v59:
Design CONV, start of the top module:
module  CONV(
	input		clk,
	input		reset,
	output	reg	busy,	
	input		ready,	
	output	reg [11:0]	iaddr,
	input	signed [19:0] idata,	
	output	 reg cwr,
	output	 reg [11:0]	caddr_wr,
	output	 reg [19:0]	cdata_wr,
	output	 reg	crd,
	output	 reg [11:0]	caddr_rd,
	input	 [19:0]	cdata_rd,
	output reg 	[2:0] 	csel
	);
	reg [11:0] image_addr;
	reg [11:0] L1_image_addr;
	reg [9:0] L1_write_addr;
	wire [11:0] L1_image_addr1;
	wire [11:0] L1_image_addr2;
	wire [11:0] L1_image_addr3;
	wire [11:0] image_addr1;
	wire [11:0] image_addr2;
	wire [11:0] image_addr3;
	wire [11:0] image_addr4;
	wire [11:0] image_addr5;
	wire [11:0] image_addr6;
	wire [11:0] image_addr7;
	wire [11:0] image_addr8;
	reg [2:0] state , next_state;
	reg [3:0] kernel_count;
	reg signed	[19:0] ker;
	reg signed [19:0] cdata_max;
	reg signed [39:0] gray_data;
	reg signed [39:0] L0_conv_data;
	wire signed [39:0] L0_round_data;
	wire signed [19:0] L0_relu_data;
	wire zero_padding;
	parameter  INIT = 3'b000 ;
	parameter  L0_READ = 3'b001 ;
	parameter  RELU = 3'b010 ;
	parameter  L0_WRITE = 3'b011 ;
	parameter  L1_INIT = 3'b100 ;
	parameter  L1_READ = 3'b101 ;
  ...
Size: roughly 3800 cells after synthesis, roughly 210 flip-flops.
==> flow/config.mk <==
export PLATFORM = sky130hd
export DESIGN_NAME = CONV
export DESIGN_NICKNAME = CONV
export VERILOG_FILES = /design/flow/design.v
export SDC_FILE = /design/flow/constraint.sdc
export NUM_CORES = 4
export LEC_CHECK = 0
export ABC_AREA = 1
export CAP_MARGIN = 20
export CELL_PAD_IN_SITES_GLOBAL_PLACEMENT = 3
export CORE_ASPECT_RATIO = 1.63
export CORE_MARGIN = 8
export CORE_UTILIZATION = 72
export CTS_CLUSTER_SIZE = 66
export GPL_ROUTABILITY_DRIVEN = 0
export MAX_ROUTING_LAYER = met4
export PLACE_DENSITY_LB_ADDON = 0.0
export SLEW_MARGIN = 25
export TNS_END_PERCENT = 15
==> flow/constraint.sdc <==
create_clock -name core_clock -period 6.88 [get_ports {clk}]
set_input_delay 1.3760 -clock core_clock [delete_from_list [all_inputs] [get_ports {clk}]]
set_output_delay 1.3760 -clock core_clock [all_outputs]
set_load 0.01 [all_outputs]
run.sh (not shown) runs the stock make flow with config.mk's settings and CLKGATE_MAP_FILE=.
v59 never completed; the flow aborted with a tool error in 3_1_place_gp_skip_io.
Modified inputs, v15 compared to v59
Settings: CORE_ASPECT_RATIO removed (was 1.63); ABC_AREA removed (was 1); CTS_CLUSTER_SIZE removed (was 66); GPL_ROUTABILITY_DRIVEN removed (was 0); CORE_MARGIN changed from 8 to 2; SLEW_MARGIN changed from 25 to 20; PLACE_DENSITY_LB_ADDON changed from 0.0 to 0.08; TNS_END_PERCENT removed (was 15); SETUP_SLACK_MARGIN newly set to 1.38; CELL_PAD_IN_SITES_GLOBAL_PLACEMENT removed (was 3); the clock period (ns, I/O delays scaled along) changed from 6.88 to 8.27.
Results
v15 | ERROR | 5_1_grt
Delta (v15 minus v59): synthesized cell count now sits lower; die area now sits lower; simple-gate share of the synthesized area now sits lower.
[inputs] v33 vs v15
Settings: SETUP_SLACK_MARGIN removed (was 1.38); CORE_UTILIZATION changed from 72 to 40; PLACE_DENSITY newly set to 0.61; MAX_ROUTING_LAYER removed (was met4); TNS_END_PERCENT newly set to 10; CELL_PAD_IN_SITES_DETAIL_PLACEMENT newly set to 1; PLACE_DENSITY_LB_ADDON removed (was 0.08); CORE_ASPECT_RATIO newly set to 1.51; the clock period (ns, I/O delays scaled along) changed from 8.27 to 10.0.
[summary]
Buffers inserted during post-CTS setup optimization: v33 < v15. Having completed the whole flow, v33 delivered a layout that passed the timing, DRC and antenna checks. Going from v15 to v33, y dimension of the die rose 64%; count of boundary I/O pins was more or less identical; standard cell area after detailed placement saw a decrease; synthesized area about even. Die: v33 bigger than v15.
Here is what was changed in the inputs of v38 compared with v33.
Settings: a change of CORE_UTILIZATION from 40 to 72; a deleted CORE_ASPECT_RATIO that had been 1.51; a deleted PLACE_DENSITY that had been 0.61; an added PLACE_DENSITY_LB_ADDON of 0.08; a deleted TNS_END_PERCENT that had been 10; a deleted CELL_PAD_IN_SITES_DETAIL_PLACEMENT that had been 1; a change of the clock period (ns, I/O delays scaled along) from 10.0 to 6.97.
Findings:
v38 did not make it past 5_1_grt, where a tool error ended it.
Compared with v33, v38 shows die extent in y lower by 130 um.
Die size: v38 better than v33
v38 ends up with a detailed placer's ending HPWL that is about 0.36% higher than in v33.

---

Starting RTL as in the previous note.
Design CONV, start of the top module:
module  CONV(
	input		clk,
	input		reset,
	output	reg	busy,	
	input		ready,	
	output	reg [11:0]	iaddr,
	input	signed [19:0] idata,	
	output	 reg cwr,
	output	 reg [11:0]	caddr_wr,
	output	 reg [19:0]	cdata_wr,
	output	 reg	crd,
	output	 reg [11:0]	caddr_rd,
	input	 [19:0]	cdata_rd,
	output reg 	[2:0] 	csel
	);
	reg [11:0] image_addr;
	reg [11:0] L1_image_addr;
	reg [9:0] L1_write_addr;
	wire [11:0] L1_image_addr1;
	wire [11:0] L1_image_addr2;
	wire [11:0] L1_image_addr3;
	wire [11:0] image_addr1;
	wire [11:0] image_addr2;
	wire [11:0] image_addr3;
	wire [11:0] image_addr4;
	wire [11:0] image_addr5;
	wire [11:0] image_addr6;
	wire [11:0] image_addr7;
	wire [11:0] image_addr8;
	reg [2:0] state , next_state;
	reg [3:0] kernel_count;
	reg signed	[19:0] ker;
	reg signed [19:0] cdata_max;
	reg signed [39:0] gray_data;
	reg signed [39:0] L0_conv_data;
	wire signed [39:0] L0_round_data;
	wire signed [19:0] L0_relu_data;
	wire zero_padding;
	parameter  INIT = 3'b000 ;
	parameter  L0_READ = 3'b001 ;
	parameter  RELU = 3'b010 ;
	parameter  L0_WRITE = 3'b011 ;
	parameter  L1_INIT = 3'b100 ;
	parameter  L1_READ = 3'b101 ;
	parameter  L1_WRITE = 3'b110 ;
	parameter  FINISH = 3'b111 ;
always @(posedge clk or posedge reset) begin
	if (reset) begin
		state <= INIT;
	end
	else begin
		state <= next_state;
	end
end
always@(*)begin
    case (state)
  ...
export LEC_CHECK = 0
export CAP_MARGIN = 30
export CELL_PAD_IN_SITES_DETAIL_PLACEMENT = 1
export CORE_ASPECT_RATIO = 0.74
export CORE_MARGIN = 2
export CORE_UTILIZATION = 35
export CTS_CLUSTER_DIAMETER = 38
export PLACE_DENSITY_LB_ADDON = 0.06
export SLEW_MARGIN = 20
export TNS_END_PERCENT = 10
create_clock -name core_clock -period 6.78 [get_ports {clk}]
The baseline finished but failed the layout checks on setup timing.
Change:
CAP_MARGIN = 20   (was 30)
CELL_PAD_IN_SITES_DETAIL_PLACEMENT = default   (was 1)
CORE_ASPECT_RATIO = default   (was 0.74)
CORE_UTILIZATION = 72   (was 35)
CTS_CLUSTER_DIAMETER = default   (was 38)
PLACE_DENSITY = 0.39   (was default)
PLACE_DENSITY_LB_ADDON = default   (was 0.06)
TNS_END_PERCENT = default   (was 10)
clock period = 9.05 ns   (was 6.78 ns; I/O delays follow)
The new run passed the timing, DRC and antenna checks.
Global-route usage is higher by 16 points.
Design area is lower by a little under a tenth.
Worst hold slack gets better by 9.9 ps.
Clock-buffer cell count is higher by 1.
Change:
CORE_UTILIZATION = 52   (was 72)
PLACE_DENSITY = default   (was 0.39)
The new run completed without violations.
Final area goes up by 2.0%.
First-iteration DRC count goes down by 36%.
Die area goes up by 38%.
Change:
ABC_AREA = 1   (was default)
CORE_UTILIZATION = 72   (was 52)
CTS_CLUSTER_DIAMETER = 380   (was default)
PLACE_DENSITY_LB_ADDON = 0.19   (was default)
SETUP_SLACK_MARGIN = 0.63   (was default)
clock period = 5.28 ns   (was 9.05 ns; I/O delays follow)
- Now the flow ended with an error in 5_1_grt
- die size shrinks by about 25%
- synthesized area grows by about 2.8%
- synthesized cell count grows by 19%

---

## fjord
The RTL this note starts from:
==> flow/design.v <==
module  CONV(
	input		clk,
	input		reset,
	output	reg	busy,	
	input		ready,	
	output	reg [11:0]	iaddr,
	input	signed [19:0] idata,	
	output	 reg cwr,
	output	 reg [11:0]	caddr_wr,
	output	 reg [19:0]	cdata_wr,
	output	 reg	crd,
	output	 reg [11:0]	caddr_rd,
	input	 [19:0]	cdata_rd,
	output reg 	[2:0] 	csel
	);
	reg [11:0] image_addr;
	reg [11:0] L1_image_addr;
	reg [9:0] L1_write_addr;
	wire [11:0] L1_image_addr1;
	wire [11:0] L1_image_addr2;
	wire [11:0] L1_image_addr3;
	wire [11:0] image_addr1;
	wire [11:0] image_addr2;
	wire [11:0] image_addr3;
	wire [11:0] image_addr4;
	wire [11:0] image_addr5;
	wire [11:0] image_addr6;
	wire [11:0] image_addr7;
	wire [11:0] image_addr8;
	reg [2:0] state , next_state;
	reg [3:0] kernel_count;
	reg signed	[19:0] ker;
	reg signed [19:0] cdata_max;
	reg signed [39:0] gray_data;
	reg signed [39:0] L0_conv_data;
	wire signed [39:0] L0_round_data;
	wire signed [19:0] L0_relu_data;
	wire zero_padding;
	parameter  INIT = 3'b000 ;
	parameter  L0_READ = 3'b001 ;
	parameter  RELU = 3'b010 ;
	parameter  L0_WRITE = 3'b011 ;
	parameter  L1_INIT = 3'b100 ;
	parameter  L1_READ = 3'b101 ;
	parameter  L1_WRITE = 3'b110 ;
	parameter  FINISH = 3'b111 ;
always @(posedge clk or posedge reset) begin
	if (reset) begin
		state <= INIT;
	end
	else begin
		state <= next_state;
	end
end
always@(*)begin
    case (state)
        INIT:begin
			if(ready) next_state =  L0_READ;
            else next_state = INIT;
		end 
        L0_READ :begin
			if(kernel_count == 4'd10) next_state = RELU;
			else next_state = L0_READ;
		end 
		RELU :begin
			next_state = L0_WRITE;
		end 
		L0_WRITE: begin
			if(image_addr == 12'd4095) next_state = L1_INIT;
			else next_state = L0_READ;
		end
		L1_INIT: begin
			 next_state = L1_READ;
		end
		L1_READ: begin
			 if(kernel_count ==  4'd6) next_state = L1_WRITE;
			 else next_state = L1_READ;
		end
		L1_WRITE: begin
			 if(L1_write_addr == 10'd1023) next_state = FINISH;
			 else next_state = L1_READ;
		end
		FINISH: begin
			 next_state = FINISH;
		end
        default: begin
			next_state = FINISH;
		end
    endcase
end
always @(*) begin
    case (state)
        INIT: begin
                busy = 0;
				cwr =  0;
				csel = 3'b000;
				crd = 0;
        end 
        L0_READ: begin
                busy = 1;
				cwr =  0;
				csel = 3'b000;
				crd = 0; 
        end
		RELU: begin
				busy = 1;
				cwr =  0;
				csel = 3'b000;
				crd = 0;
		end
		L0_WRITE: begin
				busy = 1;
				cwr =  1;
				csel = 3'b001;
				crd = 0;
		end
		L1_INIT:begin
				busy = 1;
				cwr =  0;
				csel = 3'b000;
				crd = 0;
		end
		L1_READ:begin
				busy = 1;
				cwr =  0;
				csel = 3'b001;
				crd =  1;
		end
		L1_WRITE:begin
				busy = 1;
				cwr =  1;
				csel = 3'b011;
				crd =  0;
		end
        FINISH: begin
                busy = 0;
				cwr =  0;
				csel = 3'b000;
				crd = 0;
        end
        default: begin
                busy = 0;
				cwr =  0;
				csel = 3'b000;
				crd = 0;
		end
    endcase
end
always @(posedge clk) begin
	if(state == INIT) begin
		image_addr <= 12'b0;
	end
	else if(state == L0_WRITE ) begin
		image_addr <= image_addr + 1;
	end
end
assign image_addr1 = image_addr-12'b000001000001;
assign image_addr2 = image_addr1+12'b000000000001;
assign image_addr3 = image_addr2+12'b000000000001;
assign image_addr4 = image_addr-12'b000000000001;
assign image_addr5 = image_addr+12'b000000000001;
assign image_addr6 = image_addr+12'b000000111111;
assign image_addr7 = image_addr6+12'b000000000001;
assign image_addr8 = image_addr7+12'b000000000001;
always @(posedge clk ) begin
	case (kernel_count)
		4'd0: 	iaddr <= image_addr;
		4'd1: 	iaddr <= image_addr1;
		4'd2: 	iaddr <= image_addr2;
		4'd3:	iaddr <= image_addr3;
		4'd4:	iaddr <= image_addr4;
		4'd5:	iaddr <= image_addr5;
		4'd6:	iaddr <= image_addr6;
		4'd7:	iaddr <= image_addr7;
		4'd8:	iaddr <= image_addr8;
		default: begin
		end
	endcase
end
assign zero_padding = 	 ((image_addr[11:6] == 6'b000000) && (kernel_count==4'd2||kernel_count==4'd3||kernel_count==4'd4))
						||((image_addr[11:6] == 6'b111111) && (kernel_count==4'd7||kernel_count==4'd8||kernel_count==4'd9))
						||((image_addr[5:0] == 6'b000000) && (kernel_count==4'd2||kernel_count==4'd5||kernel_count==4'd7))
						||((image_addr[5:0]	== 6'b111111) && (kernel_count==4'd4||kernel_count==4'd6||kernel_count==4'd9));
always@(*) begin
	if(reset) begin
		ker = 20'HF8F71;
	end
	else begin
		case (kernel_count)
			4'd1:	ker = 20'HF8F71;
			4'd2:	ker = 20'H0A89E;
			4'd3:	ker = 20'H092D5;
			4'd4:	ker = 20'H06D43;
			4'd5:	ker = 20'H01004;
			4'd6:	ker = 20'HF6E54;
			4'd7:	ker = 20'HFA6D7;
			4'd8:	ker = 20'HFC834;
			4'd9:	ker = 20'HFAC19;
			default:ker = 20'H00000;
		endcase
	end
end
always @(posedge clk) begin
	if(state == INIT) begin
		gray_data <= 20'sb0;
	end
	else if(state == L0_READ ) begin
		case (kernel_count)
			4'd1: 	gray_data  <= (zero_padding)?20'sb0:idata*ker;
			4'd2: 	gray_data  <= (zero_padding)?20'sb0:idata*ker;
			4'd3:	gray_data  <= (zero_padding)?20'sb0:idata*ker;
			4'd4:	gray_data  <= (zero_padding)?20'sb0:idata*ker;
			4'd5:	gray_data  <= (zero_padding)?20'sb0:idata*ker;
			4'd6:	gray_data  <= (zero_padding)?20'sb0:idata*ker;
			4'd7:	gray_data  <= (zero_padding)?20'sb0:idata*ker;
			4'd8:	gray_data  <= (zero_padding)?20'sb0:idata*ker; 
			4'd9: 	gray_data  <= (zero_padding)?20'sb0:idata*ker;
			default: begin
				gray_data  <= 20'sb0;
			end
		endcase
	end
end
always @(posedge clk) begin
	if(state == INIT || state == RELU || state == L1_WRITE) begin
		kernel_count <= 4'b0;
	end
	else if(state == L0_READ ) begin
		kernel_count <= kernel_count + 1;
	end
	else if (state == L1_READ)begin
		kernel_count <= kernel_count + 1;
	end
end
always@(posedge clk or posedge reset) 
begin
	if(reset) begin
		L0_conv_data <= 0;
    end else if (state == L0_WRITE) begin 
        L0_conv_data <= 0;       
    end else begin 
        L0_conv_data <= L0_conv_data + gray_data;
    end
end
assign L0_round_data = (state == RELU && L0_conv_data[15] ) ? 
						(L0_conv_data+40'h0013110000):(L0_conv_data+40'h0013100000);
assign L0_relu_data =  (L0_round_data>0) ? L0_round_data[35:16] :20'b0; 
always @(posedge clk or posedge reset) begin
	if(reset)begin
		cdata_wr <= 0;
	end
	else begin
		case (state)
			INIT:		cdata_wr <= 0;
			L0_READ:	cdata_wr <= 0;
			RELU:		cdata_wr <= L0_relu_data;
			L0_WRITE:	cdata_wr <= cdata_wr;
			L1_INIT:	cdata_wr <= 0;
			L1_READ:	cdata_wr <= (kernel_count == 4'd6)?cdata_max:0;
			L1_WRITE:	cdata_wr <= 0;
			FINISH: 	cdata_wr <= 0;
			default: 	cdata_wr <= 0;
		endcase
	end
end
always @(posedge clk or posedge reset) begin
	if(reset)begin
		caddr_wr <= 0;
	end
	else begin
		case (state)
			INIT:		caddr_wr <= image_addr;
			L0_READ:	caddr_wr <= image_addr;
			RELU:		caddr_wr <= image_addr;
			L0_WRITE:	caddr_wr <= image_addr;
			L1_INIT:	caddr_wr <= L1_write_addr;
			L1_READ:	caddr_wr <= L1_write_addr;
			L1_WRITE:	caddr_wr <= L1_write_addr;
			FINISH: 	caddr_wr <= 0;
			default: 	begin
			end
		endcase
	end
end
always @(posedge clk or posedge reset) begin
	if (reset) begin
		L1_image_addr <=12'b0; 
	end
	else if(state == L1_WRITE) begin
		if(L1_image_addr[5:0] == 6'b111110)
			L1_image_addr <= L1_image_addr +12'b000001000010;
		else 
			L1_image_addr <= L1_image_addr +12'b000000000010;	
	end
end
assign L1_image_addr1 = L1_image_addr + 12'd1;
assign L1_image_addr2 = L1_image_addr + 12'd64;
assign L1_image_addr3 = L1_image_addr + 12'd65;
always @(posedge clk or posedge reset) begin
	if (reset) begin
		L1_write_addr <= 10'b0;
	end
	else if (state == L1_WRITE)begin
		L1_write_addr <= L1_write_addr +1;
	end
end
always@(posedge clk or posedge reset) begin
	if(reset) begin
		caddr_rd <= 12'b0;
	end
	else if (state == L1_READ)begin
		case (kernel_count)
			4'd1:	caddr_rd  <= L1_image_addr;
			4'd2:	caddr_rd  <= L1_image_addr1;
			4'd3:	caddr_rd  <= L1_image_addr2;
			4'd4:	caddr_rd  <= L1_image_addr3;
			default: caddr_rd <=  12'b0;
		endcase
	end
end
always@(posedge clk or posedge reset)begin
	if(reset) begin
		cdata_max <= 20'b0;
	end
	else if(state == L1_READ)begin
		case (kernel_count)
			4'd0:  	cdata_max  <= 20'b0;
			4'd1:  	cdata_max  <= 20'b0;
			4'd2:	cdata_max  <= (cdata_max >= cdata_rd)?cdata_max:cdata_rd;
			4'd3:	cdata_max  <= (cdata_max >= cdata_rd)?cdata_max:cdata_rd;
			4'd4:	cdata_max  <= (cdata_max >= cdata_rd)?cdata_max:cdata_rd;
			4'd5:	cdata_max  <= (cdata_max >= cdata_rd)?cdata_max:cdata_rd;
			default: begin
			end
		endcase
	end
end
endmodule
Settings: LEC_CHECK=0, CAP_MARGIN=20, CORE_MARGIN=2, CORE_UTILIZATION=57, SLEW_MARGIN=20; clock period 9.25 ns.
The inputs of maple differ from those of fjord as listed below.
# fjord
export LEC_CHECK = 0
export CAP_MARGIN = 20
export CORE_MARGIN = 2
export CORE_UTILIZATION = 57
export SLEW_MARGIN = 20
create_clock -name core_clock -period 9.25 [get_ports {clk}]
# maple
export LEC_CHECK = 0
export CAP_MARGIN = 15
export CORE_MARGIN = 2
export CORE_UTILIZATION = 72
export PLACE_DENSITY = 0.39
export SLEW_MARGIN = 20
export TNS_END_PERCENT = 10
create_clock -name core_clock -period 5.99 [get_ports {clk}]
--- outcome ---
The log for maple ends in global routing with error ODB-0269, so the run never completed.
fjord finished every stage and its layout cleared the timing, DRC and antenna checks.
Per the comparison of maple with fjord, post-synthesis cell area has remained practically unchanged, final RePlAce weighted congestion now larger, instance count after placement with tap cells included saw a decrease, register bit count reported by yosys closely matched the old numbers, buffers inserted during post-CTS setup optimization has increased.
Comparing fjord against maple, there is no change at all in area share of and/or/nand/nor cells after synthesis.
From fjord to maple the numbers moved as follows: I/O pin count barely changed; quantity of I/O buffers inserted on ports barely changed.
Setup changes, maple to indigo
# maple
export LEC_CHECK = 0
export CAP_MARGIN = 15
export CORE_MARGIN = 2
export CORE_UTILIZATION = 72
export PLACE_DENSITY = 0.39
export SLEW_MARGIN = 20
export TNS_END_PERCENT = 10
create_clock -name core_clock -period 5.99 [get_ports {clk}]
# indigo
export LEC_CHECK = 0
export CAP_MARGIN = 20
export CORE_MARGIN = 2
export CORE_UTILIZATION = 72
export PLACE_DENSITY_LB_ADDON = 0.08
export SETUP_SLACK_MARGIN = 1.38
export SLEW_MARGIN = 20
export TNS_END_PERCENT = 5
create_clock -name core_clock -period 8.28 [get_ports {clk}]
indigo completed every stage of the flow, and the final layout passed the timing, DRC and antenna checks.
Between maple and indigo, the share of the core filled by cells before placement figures differ only marginally.
Diff maple..indigo | die span in x | unchanged
Going from maple to indigo, the number of CTS-inserted buffers was found to have gone down by 8.0%.
Comparing indigo against maple, there is no change at all in count of mapped cells out of synthesis.
Diff indigo..maple | synthesized netlist net count | unchanged
Lower worst setup slack before clock tree synthesis goes to maple over indigo.
Looking at maple and indigo, the synthesized area per cell is a wash.
Higher placer's final routability congestion estimate among maple and indigo: indigo
> inputs changed (indigo -> harbor)
# indigo
export LEC_CHECK = 0
export CAP_MARGIN = 20
export CORE_MARGIN = 2
export CORE_UTILIZATION = 72
export PLACE_DENSITY_LB_ADDON = 0.08
export SETUP_SLACK_MARGIN = 1.38
export SLEW_MARGIN = 20
export TNS_END_PERCENT = 5
create_clock -name core_clock -period 8.28 [get_ports {clk}]
# harbor
export LEC_CHECK = 0
export CAP_MARGIN = 20
export CORE_MARGIN = 2
export CORE_UTILIZATION = 40
export SLEW_MARGIN = 20
create_clock -name core_clock -period 9.25 [get_ports {clk}]
Results
Diff harbor..indigo | cell area after synthesis | unchanged. Well tap count of harbor exceeds that of indigo by more than half. Delta(utilization of the core after routing, harbor - indigo) < 0.
Inputs modified between harbor and onyx:
# harbor
export LEC_CHECK = 0
export CAP_MARGIN = 20
export CORE_MARGIN = 2
export CORE_UTILIZATION = 40
export SLEW_MARGIN = 20
create_clock -name core_clock -period 9.25 [get_ports {clk}]
# onyx
export LEC_CHECK = 0
export ABC_AREA = 1
export CAP_MARGIN = 20
export CORE_MARGIN = 2
export CORE_UTILIZATION = 72
export CTS_CLUSTER_DIAMETER = 393
export SLEW_MARGIN = 20
create_clock -name core_clock -period 7.83 [get_ports {clk}]
==> comparison <==
onyx did not finish: a tool error stopped it during global routing. Floorplan core density for onyx is higher than for harbor. Summary of the comparison: detailed placer's ending HPWL is higher in onyx, relative to harbor. Changes observed in onyx relative to harbor: area after synthesis now larger; compound-cell area share of the yosys netlist now smaller; instance area at placement now larger.
The inputs of violet differ from those of onyx as listed below.
# onyx
export LEC_CHECK = 0
export ABC_AREA = 1
export CAP_MARGIN = 20
export CORE_MARGIN = 2
export CORE_UTILIZATION = 72
export CTS_CLUSTER_DIAMETER = 393
export SLEW_MARGIN = 20
create_clock -name core_clock -period 7.83 [get_ports {clk}]
# violet
export LEC_CHECK = 0
export CAP_MARGIN = 20
export CORE_MARGIN = 2
export CORE_UTILIZATION = 69
export PLACE_DENSITY_LB_ADDON = 0.08
export SETUP_SLACK_MARGIN = 1.38
export SLEW_MARGIN = 20
create_clock -name core_clock -period 9.19 [get_ports {clk}]
[summary]
violet ran to completion and came out clean on the timing, DRC and antenna checks.
onyx → violet: number of different library cells in the post-synthesis netlist rose by 49%, count of mapped cells out of synthesis down about 16%.
[compare] base=onyx new=violet: share of the yosys chip area belonging to registers grew by 0.48 points; die size now larger; area fraction in full adders, half adders and majority gates now sits higher; floorplan core density dropped 3.6 points; instance area after placement saw a decrease.
